<file path="design/flow/constraint.sdc">
create_clock -name core_clock -period 12.0 [get_ports {clock}]
set_input_delay 2.4000 -clock core_clock [delete_from_list [all_inputs] [get_ports {clock}]]
set_output_delay 2.4000 -clock core_clock [all_outputs]
set_load 0.01 [all_outputs]
</file>
<file path="design/flow/run.sh">
#!/bin/bash
# the make line also repeats each setting of config.mk as NAME=value (left out here)
make -C /OpenROAD-flow-scripts/flow DESIGN_CONFIG=/design/flow/config.mk WORK_HOME=/design/flow/orfs CLKGATE_MAP_FILE= finish
</file>
<file path="design/flow/config.mk">
export PLATFORM = sky130hd
export DESIGN_NAME = my_chip
export DESIGN_NICKNAME = my_chip
export VERILOG_FILES = /design/flow/design.v
export SDC_FILE = /design/flow/constraint.sdc
export NUM_CORES = 4
export LEC_CHECK = 0
export CAP_MARGIN = 10
export CELL_PAD_IN_SITES_DETAIL_PLACEMENT = 1
export CELL_PAD_IN_SITES_GLOBAL_PLACEMENT = 1
export CORE_MARGIN = 3
export CORE_UTILIZATION = 40
export CTS_CLUSTER_DIAMETER = 230
export GPL_ROUTABILITY_DRIVEN = 0
export GPL_TIMING_DRIVEN = 1
export SLEW_MARGIN = 0
export TNS_END_PERCENT = 40
</file>
<file path="design/flow/design.v">
module huff_encoder (
	clk,
	reset,
	io_in,
	io_out
);
	input wire clk;
	input wire reset;
	input wire [11:0] io_in;
	output reg [11:0] io_out;
	reg [23:0] data_in;
	reg [8:0] freq_in;
	reg [1:0] count;
	reg [3:0] odd_idx;
	reg [3:0] even_idx;
	wire [56:0] initial_node;
	reg [2:0] state;
	reg [19:0] huff_tree [0:5];
	reg [56:0] in_huff_tree;
	reg [2:0] in_pad;
	wire [2:0] out_pad;
	wire [75:0] out_huff_tree;
	wire [18:0] merged_node;
	reg [8:0] encoded_value;
	reg [8:0] encoded_mask;
	reg done;
	reg [14:0] character;
	reg [2:0] encoded_value_h [0:5];
	reg [2:0] a;
	reg [2:0] b;
	reg [2:0] c;
	reg [2:0] encoded_value_l;
	reg [2:0] encoded_value_r;
	reg is_n_odd;
	freq_calc freq_calc_ins(
		.data_in(data_in),
		.freq_in(freq_in),
		.node(initial_node)
	);
	node_sorter node_sorter_ins(
		.clk(clk),
		.input_node(in_huff_tree[0+:57]),
		.input_pad(in_pad),
		.output_node(out_huff_tree[19+:57]),
		.output_pad(out_pad)
	);
	assign out_huff_tree[0+:19] = 19'b0;
	merge_nodes merge_nodes_ins(
		.min_node(out_huff_tree[57+:19]),
		.second_min_node(out_huff_tree[38+:19]),
		.merged_node(merged_node)
	);
	always @(posedge clk) begin : huffman_enc
		if (reset) begin
			state <= 3'b001;
			a <= 3'd0;
			b <= 3'b000;
			c <= 3'b000;
			done = 'b0;
			in_pad <= 3'b000;
			begin : sv2v_autoblock_1
				reg signed [31:0] i;
				for (i = 0; i < 3; i = i + 1)
					begin
						encoded_value[(2 - i) * 3+:3] = 'b0;
						encoded_mask[(2 - i) * 3+:3] = 'b0;
						in_huff_tree[((2 - i) * 19) + 18-:5] <= 'b0;
						in_huff_tree[((2 - i) * 19) + 13-:3] <= 'b0;
						in_huff_tree[((2 - i) * 19) + 10] <= 'b0;
						in_huff_tree[((2 - i) * 19) + 9-:5] <= 'b0;
						in_huff_tree[((2 - i) * 19) + 4-:5] <= 'b0;
						character[(2 - i) * 5+:5] = 'b0;
					end
			end
			begin : sv2v_autoblock_2
				reg signed [31:0] i;
				for (i = 0; i < 6; i = i + 1)
					begin
						encoded_value_h[i] = 'b0;
						huff_tree[i][19-:5] = 'b0;
						huff_tree[i][14] = 1'b0;
						huff_tree[i][3-:2] = 'b0;
						huff_tree[i][13-:5] = 'b0;
						huff_tree[i][8-:5] = 'b0;
						huff_tree[i][1-:2] = 'b0;
					end
			end
			encoded_value_l = 'b0;
			encoded_value_r = 'b0;
		end
		else
			case (state)
				3'b001: begin
					done = 'b0;
					io_out <= 'b0;
					a <= 'b0;
					b <= 'b0;
					if (io_in[11] == 1'b1) begin
						if (c < 3) begin
							data_in[(2 - c) * 8+:8] <= io_in[7:0];
							freq_in[(2 - c) * 3+:3] <= io_in[10:8];
						end
						c <= c + 1'b1;
					end
					state <= (c == 3 ? 3'b010 : 3'b001);
				end
				3'b010: begin
					count = 3;
					begin : sv2v_autoblock_3
						reg signed [31:0] i;
						for (i = 0; i < 3; i = i + 1)
							in_huff_tree[(2 - i) * 19+:19] <= initial_node[(2 - i) * 19+:19];
					end
					in_pad <= 3'b000;
					state <= 3'b011;
				end
				3'b011: state <= 3'b100;
				3'b100: begin
					in_huff_tree[38+:19] <= merged_node;
					in_huff_tree[0+:38] <= out_huff_tree[0+:38];
					in_pad <= {out_pad[2] | out_pad[1], out_pad[0], 1'b1};
					count = count - 1'b1;
					even_idx = count << 1'b1;
					odd_idx = even_idx + 1'b1;
					huff_tree[even_idx][19-:5] = out_huff_tree[75-:5];
					huff_tree[odd_idx][19-:5] = out_huff_tree[56-:5];
					huff_tree[even_idx][14] = out_huff_tree[67];
					huff_tree[odd_idx][14] = out_huff_tree[48];
					huff_tree[even_idx][13-:5] = out_huff_tree[66-:5];
					huff_tree[odd_idx][13-:5] = out_huff_tree[47-:5];
					huff_tree[even_idx][8-:5] = out_huff_tree[61-:5];
					huff_tree[odd_idx][8-:5] = out_huff_tree[42-:5];
					huff_tree[1][19-:5] = out_huff_tree[75-:5];
					huff_tree[1][14] = out_huff_tree[67];
					huff_tree[1][13-:5] = out_huff_tree[66-:5];
					huff_tree[1][8-:5] = out_huff_tree[61-:5];
					if (!(count[0] | count[1]))
						state <= 3'b101;
					else
						state <= 3'b011;
				end
				3'b101: begin
					begin : sv2v_autoblock_4
						reg signed [31:0] l;
						for (l = 5; l > 1; l = l - 1)
							begin : sv2v_autoblock_5
								reg signed [31:0] n;
								for (n = 1; n < 6; n = n + 1)
									if ((huff_tree[n][14] == 'b0) && ((huff_tree[n][13-:5] == huff_tree[l][19-:5]) || (huff_tree[n][8-:5] == huff_tree[l][19-:5])))
										huff_tree[l][3-:2] = n;
							end
					end
					begin : sv2v_autoblock_6
						reg signed [31:0] n;
						for (n = 2; n < 6; n = n + 1)
							huff_tree[n][1-:2] = huff_tree[huff_tree[n][3-:2]][1-:2] + 1'b1;
					end
					state <= 3'b110;
				end
				3'b110: begin
					begin : sv2v_autoblock_7
						reg signed [31:0] n;
						for (n = 2; n < 6; n = n + 1)
							begin
								encoded_value_l = encoded_value_h[huff_tree[n][3-:2]] << 1'b1;
								encoded_value_r = (encoded_value_h[huff_tree[n][3-:2]] << 1'b1) | 1'b1;
								is_n_odd = n[0];
								if (huff_tree[n][3-:2] != 1'b1)
									encoded_value_h[n] = (is_n_odd ? encoded_value_r : encoded_value_l);
								else if (huff_tree[n][3-:2] == 1'b1)
									encoded_value_h[n][0] = (is_n_odd ? 1'b1 : 1'b0);
							end
					end
					begin : sv2v_autoblock_8
						integer i;
						for (i = 0; i <= 2; i = i + 1)
							begin : sv2v_autoblock_9
								reg signed [31:0] n;
								for (n = 1; n < 6; n = n + 1)
									if ((huff_tree[n][19-:5] == data_in[((2 - i) * 8) + 3-:4]) && (huff_tree[n][14] == 'b1)) begin
										encoded_mask[(2 - i) * 3+:3] = (1'b1 << huff_tree[n][1-:2]) - 1'b1;
										encoded_value[(2 - i) * 3+:3] = encoded_value_h[n];
										character[(2 - i) * 5+:5] = huff_tree[n][19-:5];
									end
							end
					end
					state <= 3'b111;
				end
				3'b111: begin
					c <= 'b0;
					done = 1'b1;
					io_out[8:0] <= (b[0] == 1'b0 ? {done, 3'b011, (a > 2 ? 5'b00000 : character[(2 - a) * 5+:5])} : {done, 2'b00, encoded_mask[(2 - a) * 3+:3], encoded_value[(2 - a) * 3+:3]});
					b <= b + 1'b1;
					a <= (b[0] == 1'b1 ? a + 1 : a);
					state <= (a > 2 ? 3'b001 : 3'b111);
				end
				default: state <= 3'b001;
			endcase
	end
endmodule
module freq_calc (
	data_in,
	freq_in,
	node
);
	input wire [23:0] data_in;
	input wire [8:0] freq_in;
	output reg [56:0] node;
	always @(*) begin : sv2v_autoblock_1
		reg signed [31:0] i;
		for (i = 0; i < 3; i = i + 1)
			begin
				node[((2 - i) * 19) + 18-:5] = data_in[(2 - i) * 8+:8];
				node[((2 - i) * 19) + 13-:3] = freq_in[(2 - i) * 3+:3];
				node[((2 - i) * 19) + 9-:5] = 'b0;
				node[((2 - i) * 19) + 4-:5] = 'b0;
				node[((2 - i) * 19) + 10] = 1'b1;
			end
	end
endmodule
module node_sorter (
	clk,
	input_node,
	input_pad,
	output_node,
	output_pad
);
	input wire clk;
	input wire [56:0] input_node;
	input wire [2:0] input_pad;
	output reg [56:0] output_node;
	output reg [2:0] output_pad;
	reg [18:0] temp_node;
	reg [56:0] sort_tmp;
	reg [2:0] pad_tmp;
	always @(posedge clk) begin
		begin : sv2v_autoblock_1
			reg signed [31:0] i;
			for (i = 0; i < 3; i = i + 1)
				sort_tmp = input_node;
		end
		pad_tmp = input_pad;
		begin : sv2v_autoblock_2
			reg signed [31:0] j;
			for (j = 0; j < 2; j = j + 1)
				begin : sv2v_autoblock_3
					reg signed [31:0] k;
					for (k = 0; k < 2; k = k + 1)
						if (!(pad_tmp[2 - k] | pad_tmp[2 - (k + 1)]) && (((sort_tmp[((2 - k) * 19) + 13-:3] == sort_tmp[((2 - (k + 1)) * 19) + 13-:3]) && (sort_tmp[((2 - k) * 19) + 18-:5] > sort_tmp[((2 - (k + 1)) * 19) + 18-:5])) || (sort_tmp[((2 - k) * 19) + 13-:3] > sort_tmp[((2 - (k + 1)) * 19) + 13-:3]))) begin
							temp_node = sort_tmp[(2 - k) * 19+:19];
							sort_tmp[(2 - k) * 19+:19] = sort_tmp[(2 - (k + 1)) * 19+:19];
							sort_tmp[(2 - (k + 1)) * 19+:19] = temp_node;
							pad_tmp[2 - k] = 1'b0;
							pad_tmp[2 - (k + 1)] = 1'b0;
						end
				end
		end
		output_node <= sort_tmp;
		output_pad <= pad_tmp;
	end
endmodule
module merge_nodes (
	min_node,
	second_min_node,
	merged_node
);
	input wire [18:0] min_node;
	input wire [18:0] second_min_node;
	output wire [18:0] merged_node;
	assign merged_node[18-:5] = min_node[18-:5] + second_min_node[18-:5];
	assign merged_node[13-:3] = min_node[13-:3] + second_min_node[13-:3];
	assign merged_node[9-:5] = min_node[18-:5];
	assign merged_node[4-:5] = second_min_node[18-:5];
	assign merged_node[10] = 1'b0;
endmodule
`default_nettype none
module my_chip (
    input logic [11:0] io_in,  
    output logic [11:0] io_out,  
    input logic clock,
    input logic reset  
);
    huff_encoder DUT(.clk(clock), .reset(reset), .io_in(io_in), .io_out(io_out));  
endmodule
</file>
==> results.toml, run 1 <==
# implementation run metrics
[timing]
slew_viol_final = 0
finalSetupViolCount = 0
grt_setup_unrepaired = "false"
worstMarginPinSlew_ps = 1100
finalCritPeriodShare_pct = 80.5
fin_setup_tns_ps = 0
max_freq_mhz = 103
hold_viol_final = 0
layout_min_cycle_time_ps = 9660
slew_headroom_pct = 26.6
skew_ps = 22.8

[clocking]
clkLatencyLatePin_ps = 560
post_cts_buffers = 0
cts_buffer_depth = 3
root_buffer = "clkbuf_16"
clk_pin_slew_ps = 60
numCtsBuffers = 38
cts.sinks = 296
ctsHoldBuffers = 0
cts_tree = "built"
ctsResizeCount = 0
htree_levels = 2

[critical_path]
cp_slowest_cell = "nor2_1"
max_stage_delay_ps = 790
cp-startpoint = "DUT.in_huff_tree[34]"
r2r_start = "DUT.in_huff_tree[34]"
cp.buffers_inverters = 3
timing.reg2reg.setup_slack_ps = 2340
crit_path_end = "DUT.node_sorter_ins.output_node[29]"
r2r_end = "DUT.node_sorter_ins.output_node[29]"
critical_path_class = "reg2reg"
crit_path_max_fanout = 36
cpLargestDelayFamily = "AND-OR/OR-AND gates"
reg2reg_depth = 36
critPathCaptureType = "flip-flop"
worst_setup_path_start_kind = "flip-flop"
worstSetupPathDepth = 36
cp.arrival_ps = 10090
required_ps = 12430
crit_top_cell = "o21a_1"

[synthesis]
syn_area_per_cell_um2 = 8.34
ys_cells = 2288
yosys-dominant-comb-family = "AND-OR/OR-AND gates"
ff_type = "dfxtp_1"
ys_sh_adder_pct = 4.92
synth_cell_types = 80
async_flop_share_pct = 0
area_leaders = "dfxtp_1 (27%), xor2_1 (6.5%), mux2i_1 (6.3%)"
numSynthFlops = 296
syn-cell-area_um2 = 19100
synthAoiAreaFrac_pct = 18.5
top_cells_by_count = "dfxtp_1 (262), nand2_1 (243), nor2_1 (203), a21oi_1 (178), xor2_1 (141)"
synth_top_area_share_pct = 27.5
synth-edff-count = 34
ys_sh_mux_pct = 9.41
ys_sh_simple_pct = 16.0
yosys_warnings = 5
largest_area_cell = "dfxtp_1"
yosys.cell_count.top_type = "dfxtp_1"
syn_inst = 2288
ys_area_um2 = 19100
xor_share_pct = 12.1
ys_seq_share_pct = 32.8

[worst_hold_path]
hold_depth = 0
hp-class = "reg2reg"
hold_path_end = "DUT.node_sorter_ins.output_pad[0]"
min_from = "DUT.in_pad[0]"

[floorplanning]
die_x_um = 224
core_area_um2 = 46900
initCoreUtil_pct = 40.7
die-area_um2 = 50400
io_pins = 26
rows = 79
die_h_um = 224

[pwr]
power_leader = "the clock network"
powerDensity_nw_per_um2 = 151
power_leakage_nw = 8.44
p_int_w = 0.00212
swShare_pct = 32.6
clock_power_share_pct = 38.9
p_seq_w = 0.00111
max-vdd-ir-drop_mv = 0.181
combPwrFrac_pct = 25.7
comb-power_w = 0.000808
clock_power_w = 0.00122
p_sw_w = 0.00103
power.total_w = 0.00314
pwr-share-seq_pct = 35.4

[global_route]
grt_start_max_net_pins = 58
antenna_found_initial = 0
grt_pass1_wl_um = 98900
gr-usage-all-layers_pct = 24.9
grt.met3_usage_pct = 3.69
grt_remaining_overflow = 0
grtUsageMet1_pct = 32.6
grt_pass1_vias = 16800
gr-usage-met2_pct = 42.7
top_usage_layer = "met2"

[detailed_routing]
drc = 0
dr_total_vias = 16300
drt_iter0_markers = 923
via_per_inst = 5.78
first_pass_iters = 5
ant_nets = 0
wl_per_cell_um = 22.4
routed_wl_um = 63100

[run]
warnings = 37
cap_violations = 0

[cells_and_area]
final_area_um2 = 20800
n_fill_cell = 5475
area_growth_pct = 9.20
final_nets = 2261

[outcome]
outcome = "finished clean"

[placement]
place_area_um2 = 19500
portBuffers = 18
dp.final_hpwl_um = 43800
-- through the flow --
| stage | cells | hold slack, ps | utilization [%] | setup slack (ps) |
|---|---|---|---|---|
| after floorplan | 2291 | 414 | - | 3870 |
| after global placement | 2742 | 368 | 41.6 | 2650 |
| after detailed placement | 2742 | 368 | 41.6 | 2330 |
| after CTS | 2812 | 377 | 44.5 | 2310 |
| after global routing | 2812 | 386 | 44.5 | 1590 |
| final | 2813 | 379 | 44.5 | 2340 |
-- layout make-up --
cell class              instances  area, µm²  area share [%]
clock inverters                18        218            1.04
well taps                     607        759            3.64
multi-input cells            1706      11700            56.1
flip-flops and latches        296       6270            30.1
repair buffers                 60        493            2.37
inverters                      73        274            1.31
clock buffers                  52       1130            5.40
diodes                          1       2.50          0.0120
-- per-layer routing --
metal  up-vias  share of wire [%]
met5         -                  0
met4         0                2.3
li1       7797                  -
met3        91                4.1
met2       267                 48
met1      8118                 46
==> run 2: changes to the inputs <==
CAP_MARGIN = 20   (was 10)
CELL_PAD_IN_SITES_DETAIL_PLACEMENT = not set   (was 1)
CELL_PAD_IN_SITES_GLOBAL_PLACEMENT = not set   (was 1)
CORE_MARGIN = 2   (was 3)
CORE_UTILIZATION = 72   (was 40)
CTS_CLUSTER_DIAMETER = 28   (was 230)
GPL_ROUTABILITY_DRIVEN = not set   (was 0)
GPL_TIMING_DRIVEN = not set   (was 1)
PLACE_DENSITY_LB_ADDON = 0.2   (was not set)
SETUP_SLACK_MARGIN = 1.94   (was not set)
SLEW_MARGIN = 20   (was 0)
TNS_END_PERCENT = not set   (was 40)
clock period = 7.39 ns   (was 12.0 ns; I/O delays follow)
==> run 2 against run 1 <==
Effect of this change: the layout now fails its checks (setup timing); wire length grew 22%; via count grew 24%; final cell count down 5.0%; die size shrank 45%; largest power group is now combinational logic; sequential share of layout area shrank 2.8 points.
==> results.toml, run 2 <==
# implementation run metrics
[synthesis]
async_flop_share_pct = 0
ff_type = "dfxtp_1"
area_leaders = "dfxtp_1 (27%), xor2_1 (6.5%), mux2i_1 (6.3%)"
ys_sh_mux_pct = 9.41
largest_area_cell = "dfxtp_1"
ys_sh_adder_pct = 4.92
syn-cell-area_um2 = 19100
syn_inst = 2288
ys_sh_simple_pct = 16.0
top_cells_by_count = "dfxtp_1 (262), nand2_1 (243), nor2_1 (203), a21oi_1 (178), xor2_1 (141)"
ys_cells = 2288
yosys.cell_count.top_type = "dfxtp_1"
yosys_warnings = 5
synth-edff-count = 34
numSynthFlops = 296
xor_share_pct = 12.1
yosys-dominant-comb-family = "AND-OR/OR-AND gates"
syn_area_per_cell_um2 = 8.34
synthAoiAreaFrac_pct = 18.5
synth_cell_types = 80
synth_top_area_share_pct = 27.5
ys_seq_share_pct = 32.8
ys_area_um2 = 19100

[pwr]
p_sw_w = 0.00280
power_leakage_nw = 9.54
combPwrFrac_pct = 38.3
max-vdd-ir-drop_mv = 0.615
clock_power_w = 0.00296
clock_power_share_pct = 38.1
pwr-share-seq_pct = 23.5
power_leader = "combinational logic"
powerDensity_nw_per_um2 = 338
p_int_w = 0.00497
p_seq_w = 0.00183
comb-power_w = 0.00298
swShare_pct = 36.0

[clocking]
htree_levels = 2
numCtsBuffers = 61
cts.sinks = 296
root_buffer = "clkbuf_16"
cts_buffer_depth = 3
clk_pin_slew_ps = 60
clkLatencyLatePin_ps = 620
cts_tree = "built"

[placement]
portBuffers = 18
pre_cts_ws_ps = 3.17
dp.final_hpwl_um = 35500
place_area_um2 = 19400
gp_congestion = 0.940
dp_cells = 2483

[timing]
layout_min_cycle_time_ps = 7800
slew_viol_final = 0
slew_headroom_pct = 17.4
max_freq_mhz = 128
skew_ps = 30.9
finalSetupViolCount = 38
grt_setup_unrepaired = "true"
finalWorstSetupSlack_ps = -410
finalCritPeriodShare_pct = 106
hold_viol_final = 0
worstMarginPinSlew_ps = 1240

[outcome]
outcome = "complete, but fails checks"
failed_checks = "setup timing"

[detailed_routing]
routed_wl_um = 77100
via_per_inst = 7.58
ant_nets = 0
drc = 0
wl_per_cell_um = 28.8
dr_total_vias = 20200
first_pass_iters = 8
drt_iter0_markers = 4066

[critical_path]
worstSetupPathDepth = 39
crit_path_end = "DUT.node_sorter_ins.output_node[16]"
reg2reg_depth = 39
critPathCaptureType = "flip-flop"
r2r_start = "DUT.in_huff_tree[30]"
worst_setup_path_start_kind = "flip-flop"
required_ps = 7890
cpLargestDelayFamily = "AND-OR/OR-AND gates"
r2r_end = "DUT.node_sorter_ins.output_node[16]"
crit_path_max_fanout = 8
cp-startpoint = "DUT.in_huff_tree[30]"
critical_path_class = "reg2reg"
cp.arrival_ps = 8300
max_stage_delay_ps = 430
cp_slowest_cell = "or3_4"
timing.reg2reg.setup_slack_ps = -410
cp.buffers_inverters = 8

[run]
cap_violations = 0
warnings = 40

[floorplanning]
die-area_um2 = 27800
die_x_um = 167
rows = 59
initCoreUtil_pct = 73.2
io_pins = 26
core_area_um2 = 26100
die_h_um = 167

[global_route]
grtUsageMet1_pct = 52.9
antenna_found_initial = 9
grt_remaining_overflow = 0
gr-usage-all-layers_pct = 44.4
gr-usage-met2_pct = 73.4
grt_pass1_vias = 18600
grt.met3_usage_pct = 9.39
grt_start_max_net_pins = 96
grt_pass1_wl_um = 100000
top_usage_layer = "met2"

[worst_hold_path]
hp-class = "reg2reg"
hold_path_end = "DUT.node_sorter_ins.output_pad[0]"
min_from = "DUT.in_pad[0]"
hold_depth = 0

[cells_and_area]
final_area_um2 = 23000
final_nets = 2366
postLayoutCoreUtil_pct = 88.3
instances_no_fill = 2671
area_growth_pct = 20.6
-- run 2: layer usage --
layer  wire (µm)  up-vias
met3       11600      920
li1            -     8030
met2       32500     2075
met4        8200       10
met5         114        -
met1       24600     9211
-- run 2: through the flow --
step | hold slack (ps) | power [W] | TNS (ps)
floorplan | 414 | 0.00289 | 0
global placement | 360 | 0.00322 | 0
detailed placement | 360 | 0.00325 | 0
CTS | 367 | 0.00659 | 0
global route | 397 | 0.00780 | -17100
finish | 396 | 0.00777 | -13370
-- run 2: repair_timing --
| action | CTS | global route |
|---|---|---|
| pin swaps | 28 | 50 |
| hold buffers | 0 | 0 |
| cloned | 4 | 3 |
| endpoints found under the setup margin | 61 | 66 |
| resized | 69 | 92 |
| setup buffers | 35 | 26 |
-- run 2: layout make-up --
type,instances,area [µm²]
clock inverters,53,632
flip-flops and latches,296,6280
repair buffers,141,1310
multi-input cells,1707,12500
diodes,3,7.51
fillers,1098,3040
well taps,335,419
inverters,73,274
clock buffers,63,1570
==> run 3: changes to the inputs <==
CORE_UTILIZATION = 40   (was 72)
CTS_CLUSTER_DIAMETER = not set   (was 28)
PLACE_DENSITY_LB_ADDON = not set   (was 0.2)
SETUP_SLACK_MARGIN = not set   (was 1.94)
clock period = 15.0 ns   (was 7.39 ns; I/O delays follow)
==> run 3 against run 2 <==
Effect of this change: clock power is 72% lower; critical path depth is 4 lower; now clean on timing, DRC and antenna; sequential power is 51% lower; final cell count is 5.1% higher; critical endpoint is now DUT.node_sorter_ins.output_node[37]; synthesized cell count stayed put; clock skew is 7.4 ps lower; final area is 11% lower; wire length is 30% lower; sequential share of layout area is 3.2 points higher; core utilization is 45 points lower; largest power group is now registers; die size is 78% higher; first-iteration DRC count is 65% lower.
==> results.toml, run 3 <==
# implementation run metrics
[synthesis]
syn_area_per_cell_um2 = 8.34
xor_share_pct = 12.1
ys_seq_share_pct = 32.8
numSynthFlops = 296
ys_cells = 2288
synth_top_area_share_pct = 27.5
top_cells_by_count = "dfxtp_1 (262), nand2_1 (243), nor2_1 (203), a21oi_1 (178), xor2_1 (141)"
yosys-dominant-comb-family = "AND-OR/OR-AND gates"
ys_sh_adder_pct = 4.92
yosys_warnings = 5
synthAoiAreaFrac_pct = 18.5
ys_sh_simple_pct = 16.0
largest_area_cell = "dfxtp_1"
yosys.cell_count.top_type = "dfxtp_1"
syn_inst = 2288
synth-edff-count = 34
ys_sh_mux_pct = 9.41
area_leaders = "dfxtp_1 (27%), xor2_1 (6.5%), mux2i_1 (6.3%)"
synth_cell_types = 80
ys_area_um2 = 19100
async_flop_share_pct = 0
syn-cell-area_um2 = 19100
ff_type = "dfxtp_1"

[floorplanning]
io_pins = 26
die_x_um = 222
die_h_um = 222
rows = 80
core_area_um2 = 47400
die-area_um2 = 49500
initCoreUtil_pct = 40.2

[detailed_routing]
via_per_inst = 5.66
wl_per_cell_um = 19.1
drc = 0
drt_iter0_markers = 1414
routed_wl_um = 53600
first_pass_iters = 5
diodes = 0
dr_total_vias = 15900
ant_nets = 0

[timing]
hold_viol_final = 0
slew_headroom_pct = 29.0
skew_ps = 23.4
grt_setup_unrepaired = "false"
finalCritPeriodShare_pct = 62.4
max_freq_mhz = 107
worstMarginPinSlew_ps = 1060
layout_min_cycle_time_ps = 9360
finalSetupViolCount = 0
finalWorstSetupSlack_ps = 5640
fin_setup_tns_ps = 0
slew_viol_final = 0

[global_route]
top_usage_layer = "met2"
grt_pass1_vias = 15100
grt_remaining_overflow = 0
grt_pass1_wl_um = 84500
grtUsageMet1_pct = 28.9
gr-usage-all-layers_pct = 21.2
grt_start_max_net_pins = 69
gr-usage-met2_pct = 34.6
grt.met3_usage_pct = 2.78
antenna_found_initial = 0

[critical_path]
cp-startpoint = "DUT.in_huff_tree[34]"
r2r_start = "DUT.in_huff_tree[34]"
critPathCaptureType = "flip-flop"
worst_setup_path_start_kind = "flip-flop"
cpLargestDelayFamily = "AND-OR/OR-AND gates"
cp.arrival_ps = 9850
timing.reg2reg.setup_slack_ps = 5640
max_stage_delay_ps = 710
crit_top_cell = "o21a_1"
critical_path_class = "reg2reg"
worstSetupPathDepth = 35
r2r_end = "DUT.node_sorter_ins.output_node[37]"
crit_path_end = "DUT.node_sorter_ins.output_node[37]"
crit_path_max_fanout = 40
cp_slowest_cell = "a21oi_1"
reg2reg_depth = 35
cp.buffers_inverters = 2
required_ps = 15490

[pwr]
powerDensity_nw_per_um2 = 114
clock_power_share_pct = 35.4
p_int_w = 0.00158
power_leader = "registers"
comb-power_w = 0.000627
max-vdd-ir-drop_mv = 0.0835
power_leakage_nw = 8.30
combPwrFrac_pct = 26.7
clock_power_w = 0.000829
p_sw_w = 0.000765
p_seq_w = 0.000889
power.total_w = 0.00234
pwr-share-seq_pct = 37.9
swShare_pct = 32.6

[clocking]
cts_buffer_depth = 3
clkLatencyLatePin_ps = 550
post_cts_buffers = 0
htree_levels = 2
clk_pin_slew_ps = 60
cts_tree = "built"
ctsHoldBuffers = 0
numCtsBuffers = 35
root_buffer = "clkbuf_16"
ctsResizeCount = 0
cts.sinks = 296

[run]
cap_violations = 0
warnings = 37

[placement]
dp_cells = 2744
pre_cts_ws_ps = 5680
portBuffers = 18
dp.final_hpwl_um = 36700
gp_congestion = 0.881

[worst_hold_path]
hold_path_end = "DUT.node_sorter_ins.output_pad[0]"
hp-class = "reg2reg"
hold_depth = 0
min_from = "DUT.in_pad[0]"

[cells_and_area]
final_nets = 2252
postLayoutCoreUtil_pct = 43.3
n_fill_cell = 4663
regArea_um2 = 6270
instances_no_fill = 2806
logic_area_um2 = 11700
area_growth_pct = 7.77

[outcome]
outcome = "finished clean"
run 3: layout make-up:
type	count	share of cell area, %
clock buffer	54	5.10
clock inverter	8	0.286
sequential	296	30.5
tap	615	3.74
multi-input combinational	1706	56.8
inverter	73	1.33
timing repair buffer	54	2.21
run 3: metal layers:
metal | routed length [µm] | share of wire [%] | vias up
li1 | - | - | 7747
met1 | 24400 | 46 | 7581
met2 | 25000 | 47 | 430
met3 | 2710 | 5.1 | 113
met4 | 1510 | 2.8 | 0
met5 | 0 | 0 | -
run 3: through the flow:
step                hold WS [ps]  cell area (µm²)
finish                       404            20600
global route                 415            20600
CTS                          418            20600
detailed placement           405            19500
global placement             409            19400
floorplan                    414            19100
==> run 4: changes to the inputs <==
CORE_UTILIZATION = 72   (was 40)
CTS_CLUSTER_DIAMETER = 27   (was not set)
PLACE_DENSITY_LB_ADDON = 0.26   (was not set)
SETUP_SLACK_MARGIN = 1.94   (was not set)
clock period = 7.0 ns   (was 15.0 ns; I/O delays follow)
==> run 4 against run 3 <==
Effect of this change: now fails the layout checks on setup timing; sequential share of layout area decreased by 3.1 points; clock skew rose by 16 ps; wire length is 39% higher; hold slack lost 2.0 ps; largest power group is now the clock network; setup slack worse by 6900 ps.
==> results.toml, run 4 <==
# implementation run metrics
[timing]
finalCritPeriodShare_pct = 118
max_freq_mhz = 121
finalSetupViolCount = 38
hold_viol_final = 0
slew_headroom_pct = 16.6
layout_min_cycle_time_ps = 8290
slew_viol_final = 0
finalWorstSetupSlack_ps = -1290
grt_setup_unrepaired = "true"
worstMarginPinSlew_ps = 1250
fin_setup_tns_ps = -46130
skew_ps = 39.3

[worst_hold_path]
hp-class = "reg2reg"
min_from = "DUT.in_pad[0]"
hold_depth = 0
hold_path_end = "DUT.node_sorter_ins.output_pad[0]"

[clocking]
htree_levels = 3
numCtsBuffers = 68
root_buffer = "clkbuf_16"
clkLatencyLatePin_ps = 610
cts_tree = "built"
clk_pin_slew_ps = 50
cts.sinks = 296
cts_buffer_depth = 3
ctsHoldBuffers = 0

[critical_path]
crit_path_end = "DUT.node_sorter_ins.output_node[13]"
reg2reg_depth = 37
cp.buffers_inverters = 4
r2r_start = "DUT.in_huff_tree[36]"
worst_setup_path_start_kind = "flip-flop"
required_ps = 7480
timing.reg2reg.setup_slack_ps = -1290
crit_path_max_fanout = 8
cp-startpoint = "DUT.in_huff_tree[36]"
worstSetupPathDepth = 37
cpLargestDelayFamily = "AND-OR/OR-AND gates"
critical_path_class = "reg2reg"
cp_slowest_cell = "nor2b_4"
r2r_end = "DUT.node_sorter_ins.output_node[13]"
crit_top_cell = "o21a_1"
critPathCaptureType = "flip-flop"
max_stage_delay_ps = 390
cp.arrival_ps = 8770

[synthesis]
syn-cell-area_um2 = 19100
async_flop_share_pct = 0
largest_area_cell = "dfxtp_1"
yosys.cell_count.top_type = "dfxtp_1"
ys_area_um2 = 19100
synth_cell_types = 80
syn_inst = 2288
xor_share_pct = 12.1
area_leaders = "dfxtp_1 (27%), xor2_1 (6.5%), mux2i_1 (6.3%)"
yosys_warnings = 5
ys_sh_mux_pct = 9.41
synth-edff-count = 34
yosys-dominant-comb-family = "AND-OR/OR-AND gates"
synth_top_area_share_pct = 27.5
ys_cells = 2288
ff_type = "dfxtp_1"
numSynthFlops = 296
ys_sh_simple_pct = 16.0
syn_area_per_cell_um2 = 8.34
synthAoiAreaFrac_pct = 18.5
top_cells_by_count = "dfxtp_1 (262), nand2_1 (243), nor2_1 (203), a21oi_1 (178), xor2_1 (141)"
ys_seq_share_pct = 32.8
ys_sh_adder_pct = 4.92

[pwr]
pwr-share-seq_pct = 24.3
swShare_pct = 35.1
max-vdd-ir-drop_mv = 0.817
comb-power_w = 0.00266
clock_power_share_pct = 42.2
power.total_w = 0.00795
powerDensity_nw_per_um2 = 347
combPwrFrac_pct = 33.5
p_int_w = 0.00517
p_seq_w = 0.00193
clock_power_w = 0.00336
power_leader = "the clock network"
p_sw_w = 0.00279
power_leakage_nw = 9.52

[detailed_routing]
first_pass_iters = 13
via_per_inst = 7.58
drt_iter0_markers = 3796
routed_wl_um = 74200
wl_per_cell_um = 27.8
ant_nets = 0
drc = 0
dr_total_vias = 20200

[cells_and_area]
regArea_um2 = 6280
final_nets = 2364
area_growth_pct = 20.0
n_fill_cell = 1121
instances_no_fill = 2670
logic_area_um2 = 12400
final_area_um2 = 22900

[floorplanning]
die-area_um2 = 27800
initCoreUtil_pct = 73.2
die_x_um = 167
rows = 59
die_h_um = 167
core_area_um2 = 26100
io_pins = 26

[placement]
pre_cts_ws_ps = -15.6
gp_congestion = 0.969
place_area_um2 = 19500
dp.final_hpwl_um = 35600
portBuffers = 18
dp_cells = 2500

[run]
warnings = 40
cap_violations = 0

[global_route]
grt_start_max_net_pins = 98
grt_pass1_wl_um = 98600
gr-usage-all-layers_pct = 43.7
antenna_found_initial = 7
grt_pass1_vias = 18700
grt_remaining_overflow = 0

[outcome]
outcome = "complete, but fails checks"
failed_checks = "setup timing"
-- run 4: cell type report --
type | instances | share of cell area, %
clock buffers | 81 | 7.95
multi-input cells | 1706 | 54.1
well taps | 335 | 1.83
inverters | 73 | 1.20
repair buffers | 133 | 5.13
clock inverters | 44 | 2.39
diodes | 2 | 0.0218
flip-flops and latches | 296 | 27.4
-- run 4: stage by stage --
stage	utilization (%)	hold WS, ps
detailed placement	74.9	366
global placement	74.9	360
CTS	85.1	379
finish	87.9	403
floorplan	-	414
global route	87.9	407
-- run 4: repair_timing --
| action | CTS | global route |
|---|---|---|
| pin swaps | 17 | 36 |
| setup endpoints to repair | 66 | 66 |
| buffers inserted | 13 | 26 |
| gates cloned | 1 | 2 |
| resized | 39 | 97 |
-- run 4: layer usage --
layer  vias to the layer above  share of wire, %  global-route usage [%]
met5                         -              0.22                    1.22
met4                        12                10                    29.0
met3                       863                14                    10.5
met2                      2063                43                    69.9
met1                      9267                32                    52.4
li1                       8027                 -                       -
==> run 5: changes to the inputs <==
CORE_UTILIZATION = 65   (was 72)
CTS_CLUSTER_DIAMETER = 200   (was 27)
PLACE_DENSITY_LB_ADDON = not set   (was 0.26)
SETUP_SLACK_MARGIN = -0.84   (was 1.94)
SLEW_MARGIN = 40   (was 20)
clock period = 8.37 ns   (was 7.0 ns; I/O delays follow)
==> run 5 against run 4 <==
Effect of this change: now clean on timing, DRC and antenna; die size grew 11%; register-to-register slack gained 1600 ps; final cell count shrank 3.2%; via count shrank 19%; clock skew shrank 22 ps; synthesized cell count is the same; critical endpoint is now DUT.node_sorter_ins.output_node[37].
==> results.toml, run 5 <==
# implementation run metrics
[critical_path]
crit_path_max_fanout = 9
max_stage_delay_ps = 670
cp-startpoint = "DUT.in_huff_tree[34]"
cp_slowest_cell = "a21oi_1"
cpLargestDelayFamily = "AND-OR/OR-AND gates"
reg2reg_depth = 34
critPathCaptureType = "flip-flop"
crit_top_cell = "o21a_1"
r2r_end = "DUT.node_sorter_ins.output_node[37]"
timing.reg2reg.setup_slack_ps = 280
cp.arrival_ps = 8540
worstSetupPathDepth = 34
required_ps = 8820
r2r_start = "DUT.in_huff_tree[34]"
critical_path_class = "reg2reg"
worst_setup_path_start_kind = "flip-flop"
cp.buffers_inverters = 3
crit_path_end = "DUT.node_sorter_ins.output_node[37]"

[outcome]
outcome = "finished clean"

[detailed_routing]
dr_total_vias = 16300
ant_nets = 0
routed_wl_um = 51600
via_per_inst = 6.32
wl_per_cell_um = 20.0
drc = 0
drt_iter0_markers = 1428
diodes = 0
first_pass_iters = 8

[synthesis]
yosys-dominant-comb-family = "AND-OR/OR-AND gates"
syn_inst = 2288
area_leaders = "dfxtp_1 (27%), xor2_1 (6.5%), mux2i_1 (6.3%)"
async_flop_share_pct = 0
yosys.cell_count.top_type = "dfxtp_1"
syn_area_per_cell_um2 = 8.34
numSynthFlops = 296
xor_share_pct = 12.1
synth_top_area_share_pct = 27.5
ys_sh_simple_pct = 16.0
synth-edff-count = 34
ys_area_um2 = 19100
ff_type = "dfxtp_1"
largest_area_cell = "dfxtp_1"
synthAoiAreaFrac_pct = 18.5
ys_sh_adder_pct = 4.92
synth_cell_types = 80
syn-cell-area_um2 = 19100
top_cells_by_count = "dfxtp_1 (262), nand2_1 (243), nor2_1 (203), a21oi_1 (178), xor2_1 (141)"
yosys_warnings = 5
ys_seq_share_pct = 32.8
ys_cells = 2288
ys_sh_mux_pct = 9.41

[floorplanning]
rows = 62
initCoreUtil_pct = 66.3
die_x_um = 175
core_area_um2 = 28800
io_pins = 26
die-area_um2 = 30700
die_h_um = 175

[pwr]
power_leader = "registers"
p_int_w = 0.00288
pwr-share-seq_pct = 37.6
clock_power_w = 0.00146
combPwrFrac_pct = 28.0
max-vdd-ir-drop_mv = 0.496
comb-power_w = 0.00118
p_sw_w = 0.00135
swShare_pct = 31.9
powerDensity_nw_per_um2 = 208
p_seq_w = 0.00159
power_leakage_nw = 8.33
clock_power_share_pct = 34.4

[run]
warnings = 39
cap_violations = 0

[global_route]
grt_pass1_vias = 15700
grtUsageMet1_pct = 45.4
gr-usage-all-layers_pct = 33.4
grt_pass1_wl_um = 83100
gr-usage-met2_pct = 55.1
grt.met3_usage_pct = 4.33
grt_remaining_overflow = 0
top_usage_layer = "met2"
antenna_found_initial = 0
grt_start_max_net_pins = 71

[timing]
slew_headroom_pct = 43.6
layout_min_cycle_time_ps = 8090
slew_viol_final = 0
hold-worst-slack_ps = 389
fin_setup_tns_ps = 0
worstMarginPinSlew_ps = 847
finalCritPeriodShare_pct = 96.6
skew_ps = 17.1
hold_viol_final = 0
finalSetupViolCount = 0
max_freq_mhz = 124

[cells_and_area]
postLayoutCoreUtil_pct = 70.7
area_growth_pct = 6.60
final_nets = 2262

[worst_hold_path]
hold_depth = 0
hold_path_end = "DUT.node_sorter_ins.output_pad[0]"
min_from = "DUT.in_pad[0]"
hp-class = "reg2reg"

[placement]
portBuffers = 18
gp_congestion = 0.907
dp.final_hpwl_um = 35600

[clocking]
clkLatencyLatePin_ps = 520
cts_tree = "built"
ctsHoldBuffers = 0
post_cts_buffers = 0
clk_pin_slew_ps = 60
cts_buffer_depth = 3
htree_levels = 2
cts.sinks = 296
root_buffer = "clkbuf_16"
numCtsBuffers = 35
ctsResizeCount = 0
==> run 5: layer usage <==
layer,routed length (µm),share of wire (%),up-vias
li1,-,-,7772
met1,22700,44,7783
met2,23800,46,639
met3,3720,7.2,125
met4,1460,2.8,0
met5,0,0,-
==> run 5: final cells by class <==
class | instances | area, µm²
clock buffer | 52 | 1000
sequential | 296 | 6270
timing repair buffer | 64 | 523
multi-input combinational | 1706 | 11700
clock inverter | 9 | 91.3
tap | 384 | 480
inverter | 73 | 274
fill | 2370 | 8440
==> run 5: stage by stage <==
step                      total power (W)  worst slack, ps  cells  instance area [µm²]
after floorplan                   0.00241              239   2291                19100
after global placement            0.00276              469   2523                19200
after detailed placement          0.00278              404   2523                19200
after CTS                         0.00423              380   2584                20300
after global routing              0.00440             -219   2584                20300
final                             0.00423              281   2584                20300
==> run 6: changes to the inputs <==
ABC_AREA = 1   (was not set)
CORE_UTILIZATION = 72   (was 65)
CTS_CLUSTER_DIAMETER = not set   (was 200)
HOLD_SLACK_MARGIN = 0.28   (was not set)
SETUP_SLACK_MARGIN = -0.31   (was -0.84)
SLEW_MARGIN = 20   (was 40)
clock period = 6.18 ns   (was 8.37 ns; I/O delays follow)
==> run 6 against run 5 <==
Effect of this change: now fails the layout checks on setup timing; final cell count is 18% higher; clock-buffer cell count decreased by 12; core utilization rose by 7.7 points; synthesized cell count up 21%; total power is 65% higher; largest cell class unchanged.
==> results.toml, run 6 <==
# implementation run metrics
[critical_path]
r2r_end = "DUT.node_sorter_ins.output_node[36]"
critical_path_class = "reg2reg"
crit_path_max_fanout = 38
worst_setup_path_start_kind = "flip-flop"
worstSetupPathDepth = 35
crit_top_cell = "nand4_1"
r2r_start = "DUT.in_huff_tree[37]"
reg2reg_depth = 35
cp.arrival_ps = 7370
cp.buffers_inverters = 5
cpLargestDelayFamily = "AND-OR/OR-AND gates"
timing.reg2reg.setup_slack_ps = -750
cp_slowest_cell = "o21ai_0"
critPathCaptureType = "flip-flop"
crit_path_end = "DUT.node_sorter_ins.output_node[36]"
cp-startpoint = "DUT.in_huff_tree[37]"
max_stage_delay_ps = 480
required_ps = 6610

[synthesis]
async_flop_share_pct = 0
yosys_warnings = 5
syn-cell-area_um2 = 19100
ys_cells = 2775
syn_area_per_cell_um2 = 6.89
synth_cell_types = 61
yosys-dominant-comb-family = "AND-OR/OR-AND gates"
area_leaders = "dfxtp_1 (27%), nand2_1 (12%), o21ai_0 (9.1%)"
ys_area_um2 = 19100
ff_type = "dfxtp_1"
syn_inst = 2775
synthAoiAreaFrac_pct = 23.9
largest_area_cell = "dfxtp_1"
ys_sh_mux_pct = 0.111
yosys.cell_count.top_type = "nand2_1"
synth_top_area_share_pct = 27.4
ys_seq_share_pct = 32.8
ys_sh_simple_pct = 22.1
synth-edff-count = 34
ys_sh_adder_pct = 4.91
xor_share_pct = 5.67
numSynthFlops = 296
top_cells_by_count = "nand2_1 (617), o21ai_0 (347), inv_1 (263), dfxtp_1 (262), nor2_1 (194)"

[worst_hold_path]
hold_path_end = "DUT.node_sorter_ins.output_pad[2]"
hp-class = "reg2reg"
hold_depth = 0
min_from = "DUT.in_pad[2]"

[pwr]
pwr-share-seq_pct = 31.8
comb-power_w = 0.00271
power_leader = "combinational logic"
p_sw_w = 0.00279
max-vdd-ir-drop_mv = 1.63
swShare_pct = 39.8
combPwrFrac_pct = 38.7
clock_power_share_pct = 29.5
p_int_w = 0.00421
power_leakage_nw = 8.73
p_seq_w = 0.00223
powerDensity_nw_per_um2 = 343
clock_power_w = 0.00206
power.total_w = 0.00700

[global_route]
gr-usage-met2_pct = 67.1
gr-usage-all-layers_pct = 42.9
grt_remaining_overflow = 0
grt.met3_usage_pct = 8.75
grt_pass1_vias = 18800
grtUsageMet1_pct = 56.4
grt_start_max_net_pins = 74
grt_pass1_wl_um = 97400
top_usage_layer = "met2"
antenna_found_initial = 0

[clocking]
clk_pin_slew_ps = 70
numCtsBuffers = 31
root_buffer = "clkbuf_16"
cts_tree = "built"
htree_levels = 1
cts_buffer_depth = 3
cts.sinks = 296
ctsHoldBuffers = 0
clkLatencyLatePin_ps = 590

[detailed_routing]
diodes = 0
routed_wl_um = 65900
first_pass_iters = 9
wl_per_cell_um = 21.7
ant_nets = 0
drt_iter0_markers = 3449
drc = 0
via_per_inst = 6.86
dr_total_vias = 20900

[timing]
max_freq_mhz = 144
layout_min_cycle_time_ps = 6930
fin_setup_tns_ps = -17510
skew_ps = 15.2
worstMarginPinSlew_ps = 1120
slew_headroom_pct = 25.3
hold_viol_final = 0
finalCritPeriodShare_pct = 112
hold-worst-slack_ps = 383
slew_viol_final = 0
finalWorstSetupSlack_ps = -753
finalSetupViolCount = 38

[placement]
dp_cells = 2974
dp.final_hpwl_um = 42000
gp_congestion = 1.05
portBuffers = 18

[floorplanning]
die_h_um = 167
die_x_um = 167
die-area_um2 = 27900
initCoreUtil_pct = 73.4
io_pins = 26
core_area_um2 = 26100
rows = 59

[cells_and_area]
final_nets = 2769
instances_no_fill = 3042
postLayoutCoreUtil_pct = 78.4
area_growth_pct = 6.83

[run]
warnings = 39
cap_violations = 0

[outcome]
failed_checks = "setup timing"
outcome = "complete, but fails checks"
==> run 6: through the flow <==
step / setup slack (ps) / area, µm²
final: -753 / 20400
after global routing: -824 / 20400
after CTS: -291 / 20200
after detailed placement: -353 / 19000
after global placement: 90.6 / 19000
after floorplan: 208 / 19100
==> run 6: what timing repair did <==
item                                   in CTS  in global routing
gates cloned                                0                  4
setup endpoints to repair                  35                 38
endpoints found under the hold margin       0                  0
pin swaps                                   0                  9
gates resized                               3                 56
setup buffers                               0                  7
==> run 6: cell type report <==
class | instances | area, µm²
Multi-Input combinational cell | 2008 | 11000
Sequential cell | 296 | 6270
Fill cell | 1878 | 5640
Inverter | 294 | 1120
Clock buffer | 40 | 872
Timing Repair Buffer | 51 | 478
Tap cell | 335 | 419
Clock inverter | 17 | 245
Timing Repair inverter | 1 | 7.51
==> run 6: layer usage <==
layer  vias up  wire (µm)
met5         -          0
met4         0       4510
met3       450       8960
met2      1793      28500
met1      9439      23900
li1       9182          -
==> run 7: changes to the inputs <==
ABC_AREA = not set   (was 1)
CAP_MARGIN = 25   (was 20)
CORE_ASPECT_RATIO = 1.72   (was not set)
CORE_UTILIZATION = 40   (was 72)
CTS_CLUSTER_DIAMETER = 68   (was not set)
CTS_CLUSTER_SIZE = 15   (was not set)
HOLD_SLACK_MARGIN = -0.08   (was 0.28)
SETUP_SLACK_MARGIN = not set   (was -0.31)
TNS_END_PERCENT = 50   (was not set)
clock period = 12.0 ns   (was 6.18 ns; I/O delays follow)
==> run 7 against run 6 <==
Effect of this change: the run now finishes clean; wire length is 17% lower; global-route usage decreased by 21 points; final area shrank 1.2%; setup slack better by 2900 ps; synthesized cell count fell by 18%; largest power group is now registers; fmax shrank 30%; sequential power down about 50%; first-iteration DRC count shrank 65%; final cell count decreased by 7.7%; register-to-register slack gained 2900 ps; combinational power is 71% lower; critical endpoint is now DUT.node_sorter_ins.output_node[29].
==> results.toml, run 7 <==
# implementation run metrics
[outcome]
outcome = "finished clean"

[clocking]
post_cts_buffers = 0
cts.sinks = 296
clk_pin_slew_ps = 80
ctsResizeCount = 0
cts_buffer_depth = 3
ctsHoldBuffers = 0
root_buffer = "clkbuf_16"
htree_levels = 1
numCtsBuffers = 23
clkLatencyLatePin_ps = 570
cts_tree = "built"

[synthesis]
ys_sh_mux_pct = 9.41
synthAoiAreaFrac_pct = 18.5
ys_area_um2 = 19100
syn_inst = 2288
syn_area_per_cell_um2 = 8.34
synth_cell_types = 80
xor_share_pct = 12.1
ys_sh_adder_pct = 4.92
numSynthFlops = 296
ys_seq_share_pct = 32.8
ys_sh_simple_pct = 16.0
async_flop_share_pct = 0
synth_top_area_share_pct = 27.5
yosys_warnings = 5
ff_type = "dfxtp_1"
largest_area_cell = "dfxtp_1"
top_cells_by_count = "dfxtp_1 (262), nand2_1 (243), nor2_1 (203), a21oi_1 (178), xor2_1 (141)"
synth-edff-count = 34
area_leaders = "dfxtp_1 (27%), xor2_1 (6.5%), mux2i_1 (6.3%)"
syn-cell-area_um2 = 19100
yosys-dominant-comb-family = "AND-OR/OR-AND gates"
ys_cells = 2288
yosys.cell_count.top_type = "dfxtp_1"

[pwr]
p_int_w = 0.00174
pwr-share-seq_pct = 42.4
combPwrFrac_pct = 29.6
clock_power_w = 0.000739
p_sw_w = 0.000898
powerDensity_nw_per_um2 = 131
swShare_pct = 34.1
power_leader = "registers"
power_leakage_nw = 8.08
clock_power_share_pct = 28.0
p_seq_w = 0.00112
max-vdd-ir-drop_mv = 0.130
comb-power_w = 0.000781

[detailed_routing]
dr_total_vias = 15900
first_pass_iters = 5
wl_met2_um = 28700
drc = 0
drt_iter0_markers = 1201
via_per_inst = 5.65
wirelength_met1_um = 20900
ant_nets = 0
routed-wl-met3_um = 1740
routed_wl_um = 54700
wl_per_cell_um = 19.5
highest_layer = "met4"

[critical_path]
worst_setup_path_start_kind = "flip-flop"
cp_slowest_cell = "a41o_1"
critical_path_class = "reg2reg"
crit_path_end = "DUT.node_sorter_ins.output_node[29]"
cp-startpoint = "DUT.in_huff_tree[34]"
cp.arrival_ps = 10280
reg2reg_depth = 36
crit_top_cell = "o21a_1"
max_stage_delay_ps = 710
timing.reg2reg.setup_slack_ps = 2110
r2r_start = "DUT.in_huff_tree[34]"
r2r_end = "DUT.node_sorter_ins.output_node[29]"
cpLargestDelayFamily = "AND-OR/OR-AND gates"
worstSetupPathDepth = 36
critPathCaptureType = "flip-flop"
cp.buffers_inverters = 3
crit_path_max_fanout = 38
required_ps = 12390

[cells_and_area]
final_nets = 2244
logic_area_um2 = 11700
area_growth_pct = 5.67
final_area_um2 = 20200
regArea_um2 = 6270
n_fill_cell = 4647

[timing]
finalCritPeriodShare_pct = 82.4
slew_viol_final = 0
finalSetupViolCount = 0
grt_setup_unrepaired = "false"
fin_setup_tns_ps = 0
slew_headroom_pct = 39.5
hold_viol_final = 0
skew_ps = 37.1
layout_min_cycle_time_ps = 9890
max_freq_mhz = 101
worstMarginPinSlew_ps = 896

[floorplanning]
core_area_um2 = 47400
initCoreUtil_pct = 40.2
die_x_um = 171
die-area_um2 = 49500
die_h_um = 290
rows = 105
io_pins = 26

[global_route]
grt_start_max_net_pins = 76
antenna_found_initial = 2
gr-usage-all-layers_pct = 21.7
grt_pass1_vias = 15600
grt_remaining_overflow = 0
grt_pass1_wl_um = 86400

[placement]
gp_congestion = 0.910
portBuffers = 18
place_area_um2 = 19500
dp.final_hpwl_um = 40000

[worst_hold_path]
hold_depth = 0
hold_path_end = "DUT.node_sorter_ins.output_pad[0]"
min_from = "DUT.in_pad[0]"
hp-class = "reg2reg"

[run]
cap_violations = 0
warnings = 37
-- run 7: cell type report --
type,instances,area share [%]
multi-input combinational,1706,57.9
clock buffer,29,2.97
inverter,73,1.36
tap,642,3.98
antenna,2,0.0248
timing repair buffer,58,2.47
clock inverter,2,0.192
sequential,296,31.1
-- run 7: per-stage QoR --
stage | hold WS, ps | utilization (%) | setup slack, ps | total power (W) | instances
final | 386 | 42.5 | 2110 | 0.00264 | 2808
after global routing | 404 | 42.5 | 1450 | 0.00276 | 2808
after CTS | 396 | 42.5 | 2220 | 0.00265 | 2805
after detailed placement | 372 | 41.2 | 2270 | 0.00191 | 2774
after global placement | 372 | 41.1 | 2450 | 0.00190 | 2772
after floorplan | 414 | - | 3870 | 0.00168 | 2291
-- run 7: per-layer routing --
layer  up-vias  global-route usage (%)
met5         -                       0
met4         0                    12.8
met3       164                    2.00
met2       389                    40.1
met1      7610                    23.7
li1       7708                       -
==> run 8: changes to the inputs <==
CAP_MARGIN = 10   (was 25)
CELL_PAD_IN_SITES_DETAIL_PLACEMENT = 1   (was not set)
CELL_PAD_IN_SITES_GLOBAL_PLACEMENT = 1   (was not set)
CORE_ASPECT_RATIO = 0.82   (was 1.72)
CORE_MARGIN = 3   (was 2)
CTS_CLUSTER_DIAMETER = 131   (was 68)
CTS_CLUSTER_SIZE = not set   (was 15)
GPL_ROUTABILITY_DRIVEN = 0   (was not set)
GPL_TIMING_DRIVEN = 1   (was not set)
HOLD_SLACK_MARGIN = not set   (was -0.08)
MIN_ROUTING_LAYER = met2   (was not set)
SLEW_MARGIN = 25   (was 20)
TNS_END_PERCENT = 30   (was 50)
==> run 8 against run 7 <==
Effect of this change: still clean on timing, DRC and antenna; clock power rose by 56%; sequential power hardly changed; global-route usage up 17 points; clock skew is 19 ps lower; fmax up 1.2%; critical path depth stayed put; wire length is 20% higher; critical endpoint is now DUT.node_sorter_ins.output_node[15]; largest cell class unchanged.
==> results.toml, run 8 <==
# implementation run metrics
[placement]
dp.final_hpwl_um = 44200
portBuffers = 18
dp_cells = 2755

[pwr]
combPwrFrac_pct = 27.4
clock_power_w = 0.00115
comb-power_w = 0.000860
powerDensity_nw_per_um2 = 151
p_int_w = 0.00203
p_seq_w = 0.00112
clock_power_share_pct = 36.8
swShare_pct = 35.1
power_leader = "the clock network"
max-vdd-ir-drop_mv = 0.224
pwr-share-seq_pct = 35.8
p_sw_w = 0.00110
power_leakage_nw = 8.38

[critical_path]
cpLargestDelayFamily = "AND-OR/OR-AND gates"
timing.reg2reg.setup_slack_ps = 2230
crit_path_end = "DUT.node_sorter_ins.output_node[15]"
cp.arrival_ps = 10290
critPathCaptureType = "flip-flop"
max_stage_delay_ps = 750
worst_setup_path_start_kind = "flip-flop"
required_ps = 12520
cp_slowest_cell = "a21oi_1"
r2r_end = "DUT.node_sorter_ins.output_node[15]"
critical_path_class = "reg2reg"
crit_path_max_fanout = 46
crit_top_cell = "o21a_1"
cp-startpoint = "DUT.in_huff_tree[34]"
r2r_start = "DUT.in_huff_tree[34]"
worstSetupPathDepth = 36
reg2reg_depth = 36
cp.buffers_inverters = 3

[synthesis]
largest_area_cell = "dfxtp_1"
yosys.cell_count.top_type = "dfxtp_1"
synth-edff-count = 34
numSynthFlops = 296
ys_area_um2 = 19100
ys_sh_adder_pct = 4.92
yosys_warnings = 5
area_leaders = "dfxtp_1 (27%), xor2_1 (6.5%), mux2i_1 (6.3%)"
ys_cells = 2288
xor_share_pct = 12.1
ys_seq_share_pct = 32.8
syn-cell-area_um2 = 19100
synthAoiAreaFrac_pct = 18.5
ys_sh_mux_pct = 9.41
top_cells_by_count = "dfxtp_1 (262), nand2_1 (243), nor2_1 (203), a21oi_1 (178), xor2_1 (141)"
ys_sh_simple_pct = 16.0
syn_area_per_cell_um2 = 8.34
ff_type = "dfxtp_1"
syn_inst = 2288
synth_cell_types = 80
async_flop_share_pct = 0
yosys-dominant-comb-family = "AND-OR/OR-AND gates"
synth_top_area_share_pct = 27.5

[clocking]
cts_tree = "built"
clkLatencyLatePin_ps = 590
cts_buffer_depth = 3
ctsHoldBuffers = 0
cts.sinks = 296
ctsResizeCount = 0
root_buffer = "clkbuf_16"
post_cts_buffers = 0
htree_levels = 2
numCtsBuffers = 36
clk_pin_slew_ps = 60

[floorplanning]
core_area_um2 = 46500
die-area_um2 = 50400
rows = 71
io_pins = 26
initCoreUtil_pct = 41.1
die_h_um = 204
die_x_um = 247

[timing]
finalSetupViolCount = 0
finalCritPeriodShare_pct = 81.4
layout_min_cycle_time_ps = 9770
worstMarginPinSlew_ps = 1110
skew_ps = 17.9
fin_setup_tns_ps = 0
grt_setup_unrepaired = "false"
slew_headroom_pct = 25.3
max_freq_mhz = 102
slew_viol_final = 0
hold_viol_final = 0

[cells_and_area]
logic_area_um2 = 11700
n_fill_cell = 5482
instances_no_fill = 2818
final_nets = 2259
area_growth_pct = 8.57
regArea_um2 = 6270
postLayoutCoreUtil_pct = 44.6

[detailed_routing]
wl_per_cell_um = 23.2
ant_nets = 0
dr_total_vias = 22500
first_pass_iters = 9
drt_iter0_markers = 3372
drc = 0
via_per_inst = 7.98
diodes = 0
routed_wl_um = 65500

[run]
warnings = 38
cap_violations = 0

[worst_hold_path]
hp-class = "reg2reg"
hold_path_end = "DUT.node_sorter_ins.output_pad[0]"
min_from = "DUT.in_pad[0]"
hold_depth = 0

[global_route]
antenna_found_initial = 0
grt_pass1_vias = 25300
gr-usage-all-layers_pct = 38.8
grt_pass1_wl_um = 101000
grt_remaining_overflow = 0
grt_start_max_net_pins = 89

[outcome]
outcome = "finished clean"
run 8: layout make-up:
type                    count  area share [%]
repair buffers             60            2.49
clock buffers              46            4.82
clock inverters            17           0.960
inverters                  73            1.32
multi-input cells        1706            56.4
flip-flops and latches    296            30.3
well taps                 620            3.74
run 8: layer usage:
layer	vias up	part of all wire, %	GRT usage (%)
met2	6433	49	44.3
met5	-	1.1	16.4
met3	569	44	55.0
li1	7714	-	-
met4	30	6.7	6.63
met1	7738	0	-
run 8: through the flow:
step	cell area, µm²	setup slack [ps]	power (W)	hold WS, ps
2_1_floorplan	19100	3870	0.00168	414
3_3_place_gp	19500	2660	0.00194	370
3_5_place_dp	19500	2480	0.00195	376
4_1_cts	20700	2460	0.00309	383
5_1_grt	20700	1420	0.00326	405
6_report	20700	2230	0.00313	387
==> run 9: changes to the inputs <==
CAP_MARGIN = 20   (was 10)
CELL_PAD_IN_SITES_DETAIL_PLACEMENT = not set   (was 1)
CELL_PAD_IN_SITES_GLOBAL_PLACEMENT = not set   (was 1)
CORE_ASPECT_RATIO = not set   (was 0.82)
CORE_MARGIN = 2   (was 3)
CORE_UTILIZATION = 72   (was 40)
CTS_CLUSTER_DIAMETER = 27   (was 131)
GPL_ROUTABILITY_DRIVEN = not set   (was 0)
GPL_TIMING_DRIVEN = not set   (was 1)
MIN_ROUTING_LAYER = not set   (was met2)
SETUP_SLACK_MARGIN = 1.98   (was not set)
SLEW_MARGIN = 20   (was 25)
TNS_END_PERCENT = not set   (was 30)
clock period = 7.72 ns   (was 12.0 ns; I/O delays follow)
==> run 9 against run 8 <==
Effect of this change: combinational power increased to 2.9 times the previous value; via count is 13% lower; die size down 45%; core utilization rose by 44 points; critical endpoint is now DUT.node_sorter_ins.output_node[16]; hold slack got worse by 0.59 ps; global-route usage up 4.0 points; now fails the layout checks on setup timing; fmax grew 19%.
==> results.toml, run 9 <==
# implementation run metrics
[cells_and_area]
final_area_um2 = 23000
final_nets = 2342
n_fill_cell = 1198
area_growth_pct = 20.4

[synthesis]
ys_area_um2 = 19100
yosys_warnings = 5
ys_sh_adder_pct = 4.92
ys_cells = 2288
yosys.cell_count.top_type = "dfxtp_1"
syn_area_per_cell_um2 = 8.34
syn_inst = 2288
synthAoiAreaFrac_pct = 18.5
ys_sh_simple_pct = 16.0
synth_top_area_share_pct = 27.5
yosys-dominant-comb-family = "AND-OR/OR-AND gates"
ys_seq_share_pct = 32.8
xor_share_pct = 12.1
top_cells_by_count = "dfxtp_1 (262), nand2_1 (243), nor2_1 (203), a21oi_1 (178), xor2_1 (141)"
numSynthFlops = 296
syn-cell-area_um2 = 19100
synth_cell_types = 80
area_leaders = "dfxtp_1 (27%), xor2_1 (6.5%), mux2i_1 (6.3%)"
synth-edff-count = 34
largest_area_cell = "dfxtp_1"
ff_type = "dfxtp_1"
async_flop_share_pct = 0
ys_sh_mux_pct = 9.41

[pwr]
comb-power_w = 0.00251
powerDensity_nw_per_um2 = 329
max-vdd-ir-drop_mv = 0.737
p_seq_w = 0.00174
clock_power_share_pct = 43.7
clock_power_w = 0.00330
swShare_pct = 34.0
power_leader = "the clock network"
p_int_w = 0.00498
power.total_w = 0.00755
power_leakage_nw = 9.52
pwr-share-seq_pct = 23.0
p_sw_w = 0.00257
combPwrFrac_pct = 33.3

[floorplanning]
die_x_um = 167
initCoreUtil_pct = 73.2
core_area_um2 = 26100
rows = 59
die_h_um = 167
io_pins = 26
die-area_um2 = 27800

[detailed_routing]
routed_wl_um = 70600
drt_iter0_markers = 3665
first_pass_iters = 10
dr_total_vias = 19500
ant_nets = 0
wl_per_cell_um = 26.6
via_per_inst = 7.34
drc = 0

[critical_path]
crit_path_max_fanout = 8
cp.arrival_ps = 8720
crit_path_end = "DUT.node_sorter_ins.output_node[16]"
critical_path_class = "reg2reg"
r2r_end = "DUT.node_sorter_ins.output_node[16]"
crit_top_cell = "o21a_1"
worstSetupPathDepth = 35
max_stage_delay_ps = 750
required_ps = 8240
cp-startpoint = "DUT.in_huff_tree[36]"
timing.reg2reg.setup_slack_ps = -480
worst_setup_path_start_kind = "flip-flop"
reg2reg_depth = 35
cp_slowest_cell = "mux2i_1"
critPathCaptureType = "flip-flop"
cpLargestDelayFamily = "AND-OR/OR-AND gates"
r2r_start = "DUT.in_huff_tree[36]"
cp.buffers_inverters = 4

[timing]
max_freq_mhz = 122
slew_viol_final = 0
skew_ps = 62.6
hold_viol_final = 0
worstMarginPinSlew_ps = 1220
grt_setup_unrepaired = "true"
layout_min_cycle_time_ps = 8200
finalWorstSetupSlack_ps = -478
finalSetupViolCount = 38
slew_headroom_pct = 16.2
finalCritPeriodShare_pct = 106

[outcome]
outcome = "complete, but fails checks"
failed_checks = "setup timing"

[clocking]
clk_pin_slew_ps = 60
root_buffer = "clkbuf_16"
clkLatencyLatePin_ps = 630
htree_levels = 3
numCtsBuffers = 73
cts.sinks = 296
cts_buffer_depth = 3
ctsHoldBuffers = 0
cts_tree = "built"

[worst_hold_path]
hp-class = "reg2reg"
hold_depth = 0
hold_path_end = "DUT.node_sorter_ins.output_pad[0]"
min_from = "DUT.in_pad[0]"

[placement]
gp_congestion = 0.911
place_area_um2 = 19300
dp.final_hpwl_um = 35400
portBuffers = 18
pre_cts_ws_ps = 214

[global_route]
grt_remaining_overflow = 0
grt_start_max_net_pins = 94
grt_pass1_wl_um = 97000
grt_pass1_vias = 18200
gr-usage-all-layers_pct = 42.9
antenna_found_initial = 2

[run]
warnings = 42
cap_violations = 0
[run 9: stage by stage]
step	hold slack, ps	cells	TNS (ps)	utilization [%]
5_1_grt	392	2652	-19980	88.1
2_1_floorplan	414	2291	0	-
4_1_cts	383	2639	0	86.6
6_report	386	2654	-13640	88.1
3_5_place_dp	364	2472	0	74.1
3_3_place_gp	359	2472	0	74.1
[run 9: what timing repair did]
| action | CTS | global route |
|---|---|---|
| setup buffers | 30 | 12 |
| gates resized | 68 | 56 |
| pin swaps | 33 | 30 |
| endpoints found under the setup margin | 54 | 64 |
| gates cloned | 1 | 1 |
[run 9: per-layer routing]
metal | vias up | GRT usage (%) | part of all wire (%) | routed length [µm]
met5 | - | 0 | 0.095 | 67
met4 | 4 | 21.3 | 8.8 | 6250
met3 | 696 | 8.91 | 13 | 9010
met2 | 1858 | 70.4 | 44 | 31100
met1 | 8958 | 53.7 | 34 | 24200
li1 | 7976 | - | - | -
[run 9: cell type report]
| type | count | area (µm²) | share of cell area (%) |
|---|---|---|---|
| Tap cell | 335 | 419 | 1.82 |
| Sequential cell | 296 | 6290 | 27.4 |
| Multi-Input combinational cell | 1706 | 12300 | 53.7 |
| Clock inverter | 41 | 579 | 2.52 |
| Clock buffer | 95 | 2040 | 8.90 |
| Timing Repair Buffer | 106 | 1030 | 4.49 |
| Antenna cell | 2 | 5.00 | 0.0218 |
| Inverter | 73 | 274 | 1.19 |
Power and IR drop assume default switching activity.
